==> run a <==
==> flow/design.v <==
module video_sync_generator(reset,
                            vga_clk,
                            blank_n,
                            HS,
                            VS);
input reset;
input vga_clk;
output reg blank_n;
output reg HS;
output reg VS;
parameter hori_line  = 800;                           
parameter hori_back  = 144;
parameter hori_front = 16;
parameter vert_line  = 525;
parameter vert_back  = 34;
parameter vert_front = 11;
parameter H_sync_cycle = 96;
parameter V_sync_cycle = 2;
reg [10:0] h_cnt;
reg [9:0]  v_cnt;
wire cHD,cVD,cDEN,hori_valid,vert_valid;
always@(posedge vga_clk,posedge reset)
begin
  if (reset)
  begin
     h_cnt<=11'd0;
     v_cnt<=10'd0;
  end
    else
    begin
      if (h_cnt==hori_line-1)
      begin 
         h_cnt<=11'd0;
         if (v_cnt==vert_line-1)
            v_cnt<=10'd0;
         else
            v_cnt<=v_cnt+1;
      end
      else
         h_cnt<=h_cnt+1;
    end
end
assign cHD = (h_cnt<H_sync_cycle)?1'b0:1'b1;
assign cVD = (v_cnt<V_sync_cycle)?1'b0:1'b1;
assign hori_valid = (h_cnt<(hori_line-hori_front)&& h_cnt>=hori_back)?1'b1:1'b0;
assign vert_valid = (v_cnt<(vert_line-vert_front)&& v_cnt>=vert_back)?1'b1:1'b0;
assign cDEN = hori_valid && vert_valid;
always@(posedge vga_clk)
begin
  HS<=cHD;
  VS<=cVD;
  blank_n<=cDEN;
end
endmodule
module mem_saida_seq(
    input [18:0] endereco,
    output [23:0] data_out);
wire [9:0] px = endereco % 19'd640;
wire [8:0] py = endereco / 19'd640;
wire faixa = ((py / 9'd10) % 2'd2) == 1'b1;  
reg [2:0] pixel;
always @(*) begin
    if (px < 10'd120 || px >= 10'd520)
        pixel = 3'b011;                        
    else if (px < 10'd128 || px >= 10'd512)
        pixel = faixa ? 3'b100 : 3'b111;       
    else if (px == 10'd223 || px == 10'd319 || px == 10'd414)
        pixel = 3'b111;                        
    else
        pixel = 3'b000;                        
end
assign data_out[23:16] = {8{pixel[2]}};  
assign data_out[15:8]  = {8{pixel[1]}};  
assign data_out[7:0]   = {8{pixel[0]}};  
endmodule
module draw_dynamic_cars(
input clk,
    input [18:0] addr,         
    input [23:0] bgr_data_in,
    input [5:0] CAR_WIDTH,
    input [5:0] CAR_HEIGHT,
    input [10:0] SCREEN_WIDTH,
    input [9:0] SCREEN_HEIGHT,
    input [9:0] car_user_x,
    input [8:0] CAR_USER_Y,            
    input [9:0] car2_x,               
    input [9:0] car2_y,               
    input [9:0] car3_x,               
    input [9:0] car3_y,
    input SHOW_CARS,
    output reg [23:0] bgr_data_out           
);
    wire [9:0] pixel_x = addr % SCREEN_WIDTH;
    wire [8:0] pixel_y = addr / SCREEN_WIDTH;
    always @(posedge clk) begin
		if (SHOW_CARS) begin
        	if (pixel_x >= car_user_x && pixel_x < car_user_x + CAR_WIDTH &&
            	    pixel_y >= CAR_USER_Y && pixel_y < CAR_USER_Y + CAR_HEIGHT) begin
			if (pixel_y <= (CAR_USER_Y + 1) && ((pixel_x <= (car_user_x + 4) &&
			    pixel_x >= (car_user_x + 3)) || (pixel_x <= (car_user_x + 19) && pixel_x >= (car_user_x + 18))))
				bgr_data_out = 24'hFFFFFF;
			else if ((pixel_y <= CAR_USER_Y + 10) && (pixel_y >= CAR_USER_Y + 7) && 
				(pixel_x <= car_user_x + 17) && (pixel_x >= car_user_x + 5))
				bgr_data_out = 24'hFFFFFF;
			else if ((pixel_y <= CAR_USER_Y + 29) && (pixel_y >= CAR_USER_Y + 27) && 
				(pixel_x <= car_user_x + 16) && (pixel_x >= car_user_x + 6))
				bgr_data_out = 24'hFFFFFF;
			else if (pixel_x == car_user_x + 2 || pixel_x == car_user_x + 3 ||
				 pixel_x == car_user_x + 19 || pixel_x == car_user_x + 20) begin
				if ((pixel_x == car_user_x + 2 || pixel_x == car_user_x + 20) && ((pixel_y <= CAR_USER_Y + 23)&&
				(pixel_y >= CAR_USER_Y + 13)))
				bgr_data_out = 24'hFFFFFF;
				else if ((pixel_x == car_user_x + 3 || pixel_x == car_user_x + 19) && ((pixel_y <= CAR_USER_Y + 24)&&
				(pixel_y >= CAR_USER_Y + 12)))
				bgr_data_out = 24'hFFFFFF;
				else bgr_data_out = 24'h007BFF;
			end
			else if (((pixel_y <= CAR_USER_Y + 6) && (pixel_y >= CAR_USER_Y + 3)) || 
				((pixel_y <= CAR_USER_Y + 32) && (pixel_y >= CAR_USER_Y + 29))) begin
				if (pixel_x == car_user_x || pixel_x == (car_user_x + CAR_WIDTH - 1)) 
					bgr_data_out = 24'h555555;
				else bgr_data_out = 24'h007BFF;
			end
			else if (((pixel_y == CAR_USER_Y) || (pixel_y == (CAR_USER_Y + CAR_HEIGHT - 1))) &&
    			   ((pixel_x == car_user_x) || (pixel_x == (car_user_x + CAR_WIDTH - 1)))) begin
    				bgr_data_out = 24'h000000;
			end
			else bgr_data_out = 24'h007BFF;
        	end
		else if ((pixel_y == CAR_USER_Y + 8) && (pixel_x == (car_user_x - 1) || pixel_x == (car_user_x + CAR_WIDTH))) 
			bgr_data_out = 24'h007BFF;
        	else if (pixel_x >= car2_x && pixel_x < car2_x + CAR_WIDTH &&
                	pixel_y >= car2_y && pixel_y < car2_y + CAR_HEIGHT && car2_y > 0) begin
			begin
				if (pixel_y <= (car2_y + 1) && ((pixel_x <= (car2_x + 4) &&
			    	    pixel_x >= (car2_x + 3)) || (pixel_x <= (car2_x + 19) && pixel_x >= (car2_x + 18))))
					bgr_data_out = 24'hFFFFFF;
				else if ((pixel_y <= car2_y + 10) && (pixel_y >= car2_y + 7) && 
				        (pixel_x <= car2_x + 17) && (pixel_x >= car2_x + 5))
					bgr_data_out = 24'hFFFFFF;
				else if ((pixel_y <= car2_y + 29) && (pixel_y >= car2_y + 27) && 
				        (pixel_x <= car2_x + 16) && (pixel_x >= car2_x + 6))
					bgr_data_out = 24'hFFFFFF;
				else if (pixel_x == car2_x + 2 || pixel_x == car2_x + 3 ||
				 	pixel_x == car2_x + 19 || pixel_x == car2_x + 20) begin
					if ((pixel_x == car2_x + 2 || pixel_x == car2_x + 20) && ((pixel_y <= car2_y + 23)&&
				   	   (pixel_y >= car2_y + 13)))
						bgr_data_out = 24'hFFFFFF;
					else if ((pixel_x == car2_x + 3 || pixel_x == car2_x + 19) && ((pixel_y <= car2_y + 24)&&
				        	(pixel_y >= car2_y + 12)))
						bgr_data_out = 24'hFFFFFF;
					else bgr_data_out = 24'hFF4500;
				end
				else if (((pixel_y <= car2_y + 6) && (pixel_y >= car2_y + 3)) || 
					((pixel_y <= car2_y + 32) && (pixel_y >= car2_y + 29))) begin
					if (pixel_x == car2_x || pixel_x == (car2_x + CAR_WIDTH - 1)) 
						bgr_data_out = 24'h555555;
					else bgr_data_out = 24'hFF4500;
				end
				else if (((pixel_y == car2_y) || (pixel_y == (car2_y + CAR_HEIGHT - 1))) &&
    			   		((pixel_x == car2_x) || (pixel_x == (car2_x + CAR_WIDTH - 1)))) begin
    					bgr_data_out = 24'h000000;
				end
				else bgr_data_out = 24'hFF4500;
			end
        	end
		else if ((pixel_y == car2_y + 8) && (pixel_x == (car2_x - 1) || pixel_x == (car2_x + CAR_WIDTH))) 
			bgr_data_out = 24'hFF4500;
        	else if (pixel_x >= car3_x && pixel_x < car3_x + CAR_WIDTH &&
                	pixel_y >= car3_y && pixel_y < car3_y + CAR_HEIGHT) begin
			if (pixel_y <= (car3_y + 1) && ((pixel_x <= (car3_x + 4) &&
			   pixel_x >= (car3_x + 3)) || (pixel_x <= (car3_x + 19) && pixel_x >= (car3_x + 18))))
				bgr_data_out = 24'hFFFFFF;
			else if ((pixel_y <= car3_y + 10) && (pixel_y >= car3_y + 7) && 
				(pixel_x <= car3_x + 17) && (pixel_x >= car3_x + 5))
				bgr_data_out = 24'hFFFFFF;
			else if ((pixel_y <= car3_y + 29) && (pixel_y >= car3_y + 27) && 
				(pixel_x <= car3_x + 16) && (pixel_x >= car3_x + 6))
				bgr_data_out = 24'hFFFFFF;
			else if (pixel_x == car3_x + 2 || pixel_x == car3_x + 3 ||
				 pixel_x == car3_x + 19 || pixel_x == car3_x + 20) begin
				if ((pixel_x == car3_x + 2 || pixel_x == car3_x + 20) && ((pixel_y <= car3_y + 23)&&
				  (pixel_y >= car3_y + 13)))
					bgr_data_out = 24'hFFFFFF;
				else if ((pixel_x == car3_x + 3 || pixel_x == car3_x + 19) && ((pixel_y <= car3_y + 24)&&
				        (pixel_y >= car3_y + 12)))
					bgr_data_out = 24'hFFFFFF;
				else bgr_data_out = 24'hFF4500;
			end
			else if (((pixel_y <= car3_y + 6) && (pixel_y >= car3_y + 3)) || 
				((pixel_y <= car3_y + 32) && (pixel_y >= car3_y + 29))) begin
				if (pixel_x == car3_x || pixel_x == (car3_x + CAR_WIDTH - 1)) 
					bgr_data_out = 24'h555555;
				else bgr_data_out = 24'hFF4500;
			end
			else if (((pixel_y == car3_y) || (pixel_y == (car3_y + CAR_HEIGHT - 1))) &&
    			   	((pixel_x == car3_x) || (pixel_x == (car3_x + CAR_WIDTH - 1)))) begin
    				bgr_data_out = 24'h000000;
			end
			else bgr_data_out = 24'hFF4500;
        	end
		else if ((pixel_y == car3_y + 8) && (pixel_x == (car3_x - 1) || pixel_x == (car3_x + CAR_WIDTH))) 
			bgr_data_out = 24'hFF4500;
		else bgr_data_out = bgr_data_in;
		end
		else bgr_data_out = bgr_data_in;
    end
endmodule
module enduro_video(iRST_n,
                    iVGA_CLK,
                    show_cars,
                    car_user_x,
                    car2_x,
                    car2_y,
                    car3_x,
                    car3_y,
                    oBLANK_n,
                    oHS,
                    oVS,
                    b_data,
                    g_data,
                    r_data);
input iRST_n;
input iVGA_CLK;
input show_cars;
input [9:0] car_user_x;
input [9:0] car2_x;
input [9:0] car2_y;
input [9:0] car3_x;
input [9:0] car3_y;
output reg oBLANK_n;
output reg oHS;
output reg oVS;
output [7:0] b_data;
output [7:0] g_data;
output [7:0] r_data;
wire rst;
reg [18:0] ADDR;
wire [9:0] SCREEN_HEIGHT;
wire [10:0] SCREEN_WIDTH;
wire [5:0] CAR_WIDTH, CAR_HEIGHT;
wire [8:0] CAR_USER_Y;
wire [23:0] BGR_data_out;
assign SCREEN_HEIGHT = 10'd480;
assign SCREEN_WIDTH = 11'd640;
assign CAR_WIDTH = 6'd23;
assign CAR_HEIGHT = 6'd36;
assign CAR_USER_Y = SCREEN_HEIGHT - CAR_HEIGHT;
wire [23:0] bgr_data_raw;
wire cBLANK_n,cHS,cVS;
assign rst = ~iRST_n;
video_sync_generator LTM_ins (.vga_clk(iVGA_CLK),
                              .reset(rst),
                              .blank_n(cBLANK_n),
                              .HS(cHS),
                              .VS(cVS));
always@(posedge iVGA_CLK, negedge iRST_n)
begin
  if (!iRST_n)
     ADDR<=19'd0;
  else if (cHS==1'b0 && cVS==1'b0)
     ADDR<=19'd0;
  else if (cBLANK_n==1'b1)
     ADDR<=ADDR+1;
end
    draw_dynamic_cars draw_cars(
			.clk(iVGA_CLK),
        .addr(ADDR),
        .bgr_data_in(bgr_data_raw),
        .bgr_data_out(BGR_data_out),
			.SHOW_CARS(show_cars),
        .CAR_WIDTH(CAR_WIDTH),
        .CAR_HEIGHT(CAR_HEIGHT),
        .SCREEN_WIDTH(SCREEN_WIDTH),
        .SCREEN_HEIGHT(SCREEN_HEIGHT),
			.CAR_USER_Y(CAR_USER_Y),
        .car_user_x(car_user_x),
        .car2_x(car2_x),
        .car2_y(car2_y),
        .car3_x(car3_x),
        .car3_y(car3_y)
    );
mem_saida_seq memu0 (
    .endereco(ADDR),
	.data_out(bgr_data_raw)
);
assign b_data = BGR_data_out[7:0];
assign g_data = BGR_data_out[15:8];
assign r_data = BGR_data_out[23:16];
always@(posedge iVGA_CLK)
begin
  oHS<=cHS;
  oVS<=cVS;
  oBLANK_n<=cBLANK_n;
end
endmodule
==> flow/run.sh <==
#!/bin/bash
# the make line also repeats each setting of config.mk as NAME=value (left out here)
make -C /OpenROAD-flow-scripts/flow DESIGN_CONFIG=/design/flow/config.mk WORK_HOME=/design/flow/orfs CLKGATE_MAP_FILE= finish
==> flow/config.mk <==
export PLATFORM = sky130hd
export DESIGN_NAME = enduro_video
export DESIGN_NICKNAME = enduro_video
export VERILOG_FILES = /design/flow/design.v
export SDC_FILE = /design/flow/constraint.sdc
export NUM_CORES = 4
export LEC_CHECK = 0
export CAP_MARGIN = 15
export CORE_MARGIN = 2
export CORE_UTILIZATION = 72
export CTS_CLUSTER_SIZE = 18
export HOLD_SLACK_MARGIN = -0.05
export PLACE_DENSITY = 0.66
export SETUP_SLACK_MARGIN = 0.77
export SLEW_MARGIN = 20
==> flow/constraint.sdc <==
create_clock -name core_clock -period 6.15 [get_ports {iVGA_CLK}]
set_input_delay 1.2300 -clock core_clock [delete_from_list [all_inputs] [get_ports {iVGA_CLK}]]
set_output_delay 1.2300 -clock core_clock [all_outputs]
set_load 0.01 [all_outputs]
==> inputs of run b, as changes to run a <==
- CAP_MARGIN: 15 -> 20
- CORE_UTILIZATION: 72 -> 40
- CTS_CLUSTER_SIZE: 18 -> not set
- HOLD_SLACK_MARGIN: -0.05 -> not set
- PLACE_DENSITY: 0.66 -> not set
- SETUP_SLACK_MARGIN: 0.77 -> not set
==> flow/constraint.sdc (replaced) <==
create_clock -name core_clock -period 8.67 [get_ports {iVGA_CLK}]
set_input_delay 1.7340 -clock core_clock [delete_from_list [all_inputs] [get_ports {iVGA_CLK}]]
set_output_delay 1.7340 -clock core_clock [all_outputs]
set_load 0.01 [all_outputs]
==> results <==
                                                    run b                     run a
Outcome                                    finished clean  finished with violations
Violated checks                                         -      negative setup slack
Highest Clock Rate                                128 MHz                   149 MHz
Leakage                                           12.3 nW                   14.1 nW
Die span in y                                      257 µm                    192 µm
Total combinational power                      0.000796 W                 0.00125 W
Sum of routed wire length over all layers       87,000 µm                 96,800 µm
Combinational share of cell area                    0.840                     0.785
Total cell area at the placement stage         0.0272 mm²                0.0289 mm²
Least-Margin Pin Slew                            0.965 ns                   1.11 ns
Number of nets in the finished design               4,000                     4,323
Cell count of the worst reg-to-reg path                28                        32
Mi-comb count                                       3,049                     3,050
Post-route minimum period                         7.82 ns                   6.73 ns
Worst clock skew                                0.0143 ns                 0.0139 ns
Cts repair resizes                                      0                       108
Register-to-register setup slack                  0.85 ns                  -0.58 ns
Minimum setup slack after placement              0.747 ns                 -0.665 ns
Overall via count from detail_route                25,200                    29,700
No activity file was given, so power comes from the tool's default toggle rates.
